// comp_mult_top
module comp_mult_top #(
parameter NO_MULT   = 4     ,  
parameter APB_BADDR = 0     ,  
parameter SYS_AW    = 16    ,  
parameter REG_DW    = 16       
)(
input                    clk         ,  
input                    rst_n       ,  
input      [ SYS_AW-1:0] apb_paddr   ,  
input                    apb_psel    ,  
input                    apb_penable ,  
input                    apb_pwrite  ,  
input      [REG_DW -1:0] apb_pwdata  ,  
output                   apb_pready  ,  
output reg [REG_DW -1:0] apb_prdata  ,  
output reg               apb_pslverr ,  
output reg               mem_ce      ,  
output reg               mem_we      ,  
output reg [SYS_AW -1:0] mem_addr    ,  
output reg [     8 -1:0] mem_wr_data ,  
input      [     8 -1:0] mem_rd_data    
);
localparam DWIDTH = 8 ;
localparam IDLE   = 2'b00;  
localparam RD_OPS = 2'b01;  
localparam WORK   = 2'b10;  
localparam WR_RES = 2'b11;  
reg  [       REG_DW -1:0] op1_addr      ;  
reg  [       REG_DW -1:0] op2_addr      ;  
reg  [       REG_DW -1:0] res_addr      ;  
  ...
Size: ~3,400 cells after synthesis, about 180 flip-flops, ~89 I/O pins.
Settings: LEC_CHECK=0, ABC_AREA=1, CAP_MARGIN=20, CORE_MARGIN=2, CORE_UTILIZATION=62, CTS_CLUSTER_DIAMETER=295, CTS_CLUSTER_SIZE=98, SLEW_MARGIN=20, TNS_END_PERCENT=5; clock period 3.92 ns.
run.sh (not shown) runs the stock make flow with config.mk's settings and CLKGATE_MAP_FILE=.
The starting point finished but fails on negative setup slack.
Next try:
- ABC_AREA: 1 -> unset
- CORE_UTILIZATION: 62 -> 40
- CTS_CLUSTER_DIAMETER: 295 -> unset
- CTS_CLUSTER_SIZE: 98 -> unset
- TNS_END_PERCENT: 5 -> unset
- clock period: 3.92 -> 11.4 ns (I/O delays scaled with it)
Result:
- With this change the flow passed the timing, design-rule and antenna checks
- hold slack gains 0.10 ns
- flip-flop count does not change
- cell area came out lower by about 20%
- setup slack improved by 3.9 ns
- power goes down by about 50%
- combinational power increases by about 44%
- sequential power went down by about 65%
- via count decreases by about 30%
- first-iteration DRC count drops by 54%
- clock-buffer cell count does not change
Next try:
- CORE_UTILIZATION: 40 -> 66
- HOLD_SLACK_MARGIN: unset -> 0.28
- SETUP_SLACK_MARGIN: unset -> -0.49
- clock period: 11.4 -> 7.58 ns (I/O delays scaled with it)
What happened: With this change the flow ran to the end with violations: negative setup slack. Worst setup slack is worse by 1.5 ns. Total power rose by 67%. Routed wire length increases by 0.67%. Worst hold slack is worse by 0.0094 ns. Sequential share of layout area shrinks by 0.94 points.
Next try:
- ABC_AREA: unset -> 1
- CORE_UTILIZATION: 66 -> 60
- CTS_CLUSTER_SIZE: unset -> 98
- HOLD_SLACK_MARGIN: 0.28 -> unset
- SETUP_SLACK_MARGIN: -0.49 -> unset
- TNS_END_PERCENT: unset -> 5
- clock period: 7.58 -> 5.15 ns (I/O delays scaled with it)
The new run completed, yet does not pass: negative setup slack.
First-iteration DRC count increases by well over a third.
Count of clock-buffer cells in the layout is unchanged.
Final area came out higher by about a fifth.
Die size goes up by about a fifth.

---

== job 9706 ==
comp_mult_top again, from the RTL that the note above started with.
clock: 9.98 ns
lec_check: 0
abc_area: 0
cap_margin: 5
cell_pad_in_sites_detail_placement: 1
core_margin: 7
core_utilization: 41
cts_cluster_size: 92
gpl_routability_driven: 1
gpl_timing_driven: 0
hold_slack_margin: 0.19
max_routing_layer: met5
place_density_lb_addon: 0.17
setup_slack_margin: 0.67
slew_margin: 40
Job 9706: PASS, flow complete, no timing, DRC or antenna violations
For job 7831, these inputs were changed with respect to job 9706:
- CORE_UTILIZATION now 72, was 41
- PLACE_DENSITY_LB_ADDON now 0.3, was 0.17
- ABC_AREA now 1, was 0
- MAX_ROUTING_LAYER no longer set, was met5
- GPL_TIMING_DRIVEN now 1, was 0
- CORE_MARGIN now 8, was 7
- SETUP_SLACK_MARGIN no longer set, was 0.67
- CELL_PAD_IN_SITES_DETAIL_PLACEMENT no longer set, was 1
- CTS_CLUSTER_DIAMETER now 227, previously not set
- CAP_MARGIN now 25, was 5
- CTS_CLUSTER_SIZE now 98, was 92
- SLEW_MARGIN now 5, was 40
- TNS_END_PERCENT now 20, previously not set
- GPL_ROUTABILITY_DRIVEN now 0, was 1
==> comparison <==
Summary of job 7831 over job 9706: final setup slack of the worst path decreased by 0.17 ns relative to the old numbers; first-iteration DRC count increased by 1,456 relative to the old numbers; post-layout utilization of the core increased by 32 points relative to the old numbers; overall track demand over capacity in global routing increased by 12 points relative to the old numbers. Re logic area: job 9706 was lower than job 7831. Looking at the reports, job 7831 completed the entire flow and the layout it produced met the timing, design-rule and antenna checks. Job 7831 — clock buffer instance count of the final layout 4 higher, job 9706 as reference.
The following lists how job 5616 was set up differently from job 7831:
- changing CTS_CLUSTER_SIZE from 98 to 40
- setting CELL_PAD_IN_SITES_DETAIL_PLACEMENT to 1 for the first time
- changing PLACE_DENSITY_LB_ADDON from 0.3 to 0.17
- setting SETUP_SLACK_MARGIN to 0.67 for the first time
- removing TNS_END_PERCENT (formerly 20)
- changing CORE_MARGIN from 8 to 7
- changing CAP_MARGIN from 25 to 10
- changing CORE_UTILIZATION from 72 to 41
- changing GPL_ROUTABILITY_DRIVEN from 0 to 1
- removing CTS_CLUSTER_DIAMETER (formerly 227)
- setting MAX_ROUTING_LAYER to met5 for the first time
- changing SLEW_MARGIN from 5 to 20
Results
Delta(met2 routing resource usage after global routing, job 5616 - job 7831) < 0
Total power of the final layout, job 5616 vs job 7831: up by a few percent
Cmp job 7831 and job 5616 / buffers plus inverters on the worst setup path / lower: job 7831
Setup changes, job 5616 to job 3109
- setting PLACE_DENSITY to 0.59 for the first time
- changing ABC_AREA from 1 to 0
- removing PLACE_DENSITY_LB_ADDON (formerly 0.17)
- changing MAX_ROUTING_LAYER from met5 to met4
Notes after the runs:
- All of job 5616 and job 3109 finish clean.
- Compared with job 5616, job 3109 instantiates a smaller number of standard cells.
- Job 3109: total area of multi-input combinational cells about 1.8% below job 5616
- [diff] area after synthesis, job 3109 relative to job 5616: improvement
- Relative to job 5616, register share after synthesis has gone up in job 3109.
- Of the two values seen for largest power group, registers was produced by job 5616 and combinational logic by job 3109.
- In the reports for job 5616 and job 3109, the smaller post-synthesis to final-layout area growth belongs to job 5616.
- Logic depth of the worst setup path including buffers: job 3109 lower than job 5616
- Largest family of logic cells by area = simple AND/OR/NAND/NOR gates: job 5616; largest family of logic cells by area = adder cells: job 3109
- Compared with job 5616, in job 3109 via count saw a decrease, wire length decreased by 11% relative to the old numbers, power share of the clock group decreased 16 points.
> inputs changed (job 3109 -> job 1105)
- changing HOLD_SLACK_MARGIN from 0.19 to -0.05
- changing GPL_ROUTABILITY_DRIVEN from 1 to 0
- changing CAP_MARGIN from 10 to 15
- removing SETUP_SLACK_MARGIN (formerly 0.67)
- changing CORE_UTILIZATION from 41 to 72
- removing MAX_ROUTING_LAYER (formerly met4)
- changing CORE_MARGIN from 7 to 2
- removing CELL_PAD_IN_SITES_DETAIL_PLACEMENT (formerly 1)
- removing PLACE_DENSITY (formerly 0.59)
- changing the clock period (ns, I/O delays scaled along) from 9.98 to 6.71
[summary]
Nothing crashed in job 1105 and all stages finished; the problem is that the final layout failed, the offending checks being negative setup slack. Going from job 3109 to job 1105, count of plain and timing-repair buffers in the layout grew by more than 100%. Looking at wire length of the first global-routing pass across job 3109 and job 1105, the one that comes out lower is job 1105. Summary — total length of routed wires, job 1105 relative to job 3109: higher, by about 27%. Diff job 3109 -> job 1105: share of power burned in combinational logic rose by 13 points, area added between synthesis and finish went up 14 points, core region area down about 43%. Compared with job 3109, job 1105 shows a lower setup slack. Compared with job 3109, job 1105 shows a higher critical path depth in cells.

---

Setup of run 1:
comp_mult_top again, from the RTL that the note above started with.
make LEC_CHECK=0 ABC_AREA=1 CAP_MARGIN=15 CORE_MARGIN=2 CORE_UTILIZATION=72 CTS_CLUSTER_DIAMETER=235 CTS_CLUSTER_SIZE=40 GPL_ROUTABILITY_DRIVEN=0 GPL_TIMING_DRIVEN=1 HOLD_SLACK_MARGIN=-0.05 SETUP_SLACK_MARGIN=1.18 SLEW_MARGIN=20 finish   # period 4.86 ns
Status: run 1 FAILED at global routing (5_1_grt) (tool error)
> inputs changed (run 1 -> run 2)
Settings: clearing GPL_ROUTABILITY_DRIVEN, which used to be 0; clearing GPL_TIMING_DRIVEN, which used to be 1; clearing CTS_CLUSTER_SIZE, which used to be 40; swapping 15 for 20 in CAP_MARGIN; swapping 1.18 for 2.27 in SETUP_SLACK_MARGIN; clearing ABC_AREA, which used to be 1; clearing HOLD_SLACK_MARGIN, which used to be -0.05; clearing CTS_CLUSTER_DIAMETER, which used to be 235; swapping 72 for 64 in CORE_UTILIZATION; swapping 4.86 for 8.42 in the clock period (ns, I/O delays scaled along).
==> results <==
Run 2 completed; timing, DRC and antenna clean. Run 2 gives less effective utilization at floorplan than run 1 did. Between run 1 and run 2, the flow reports overall die width increasing slightly. Re area share of fa/ha/maj cells after synthesis: run 1 was lower than run 2. Of run 2 and run 1, run 2 shows the lower Yosys chip area, with run 1 above it. Final HPWL from detailed placement (run 2 vs. run 1) decreases by more than a quarter. Synthesized cell count of run 2 falls short of that of run 1 by more than a quarter. Changes observed in run 2 relative to run 1: fraction of the mapped netlist area in simple logic gates decreased 10 points, setup fix buffers added after clock tree synthesis shrank by 65%. Vertical die dimension for run 2 is higher than for run 1. Between run 1 and run 2, the flip-flop and latch count after synthesis does not differ in any meaningful way.
--- input diff run 2..run 3 ---
Settings: removing SETUP_SLACK_MARGIN (formerly 2.27); changing CORE_UTILIZATION from 64 to 40; changing the clock period (ns, I/O delays scaled along) from 8.42 to 9.39.
--- outcome ---
For the global-route wire length before repair, run 3 came in 1.3% lower than run 2 did.
Summary of run 3 over run 2: total of plain and repair buffers excluding clock buffers went down by 95; post-route standard cell area excluding fillers lost about 5%; slew at the pin with the worst max-slew slack rose by 0.014 ns; worst setup slack saw a decrease; number of tap cells added at floorplan shows an increase of 246.
The following lists how run 4 was set up differently from run 3:
Settings: CTS_CLUSTER_DIAMETER: unset -> 36; CORE_UTILIZATION: 40 -> 66; SETUP_SLACK_MARGIN: unset -> -0.73; the clock period (ns, I/O delays scaled along): 9.39 -> 7.3.
[summary]
Ratio of final minimum period to clock period sits higher in run 4 than in run 3. Est. power | run 4 vs run 3 | run 4 higher. Higher area share of buffers outside the clock network goes to run 4 over run 3. Number of standard cells in the layout, taps in and fillers out in run 4 is 132 lower than in run 3. Cmp run 4 vs run 3: final cell utilization of the core higher in run 4. Diff run 3 -> run 4 | count of placed standard cells including taps | down by a few percent. The die extent in x of run 4 falls short of that of run 3 by 51 um. | via total after detailed routing | run 4 vs run 3 | worse |. In the flow results for run 3 and run 4, the final instance area is larger on run 4. The final report for run 4 shows a completed flow and a layout that fails verification, specifically setup timing. Of the two candidates, run 3 has the worse die size and run 4 the better one.
Power is estimated from default activity; no workload was simulated.
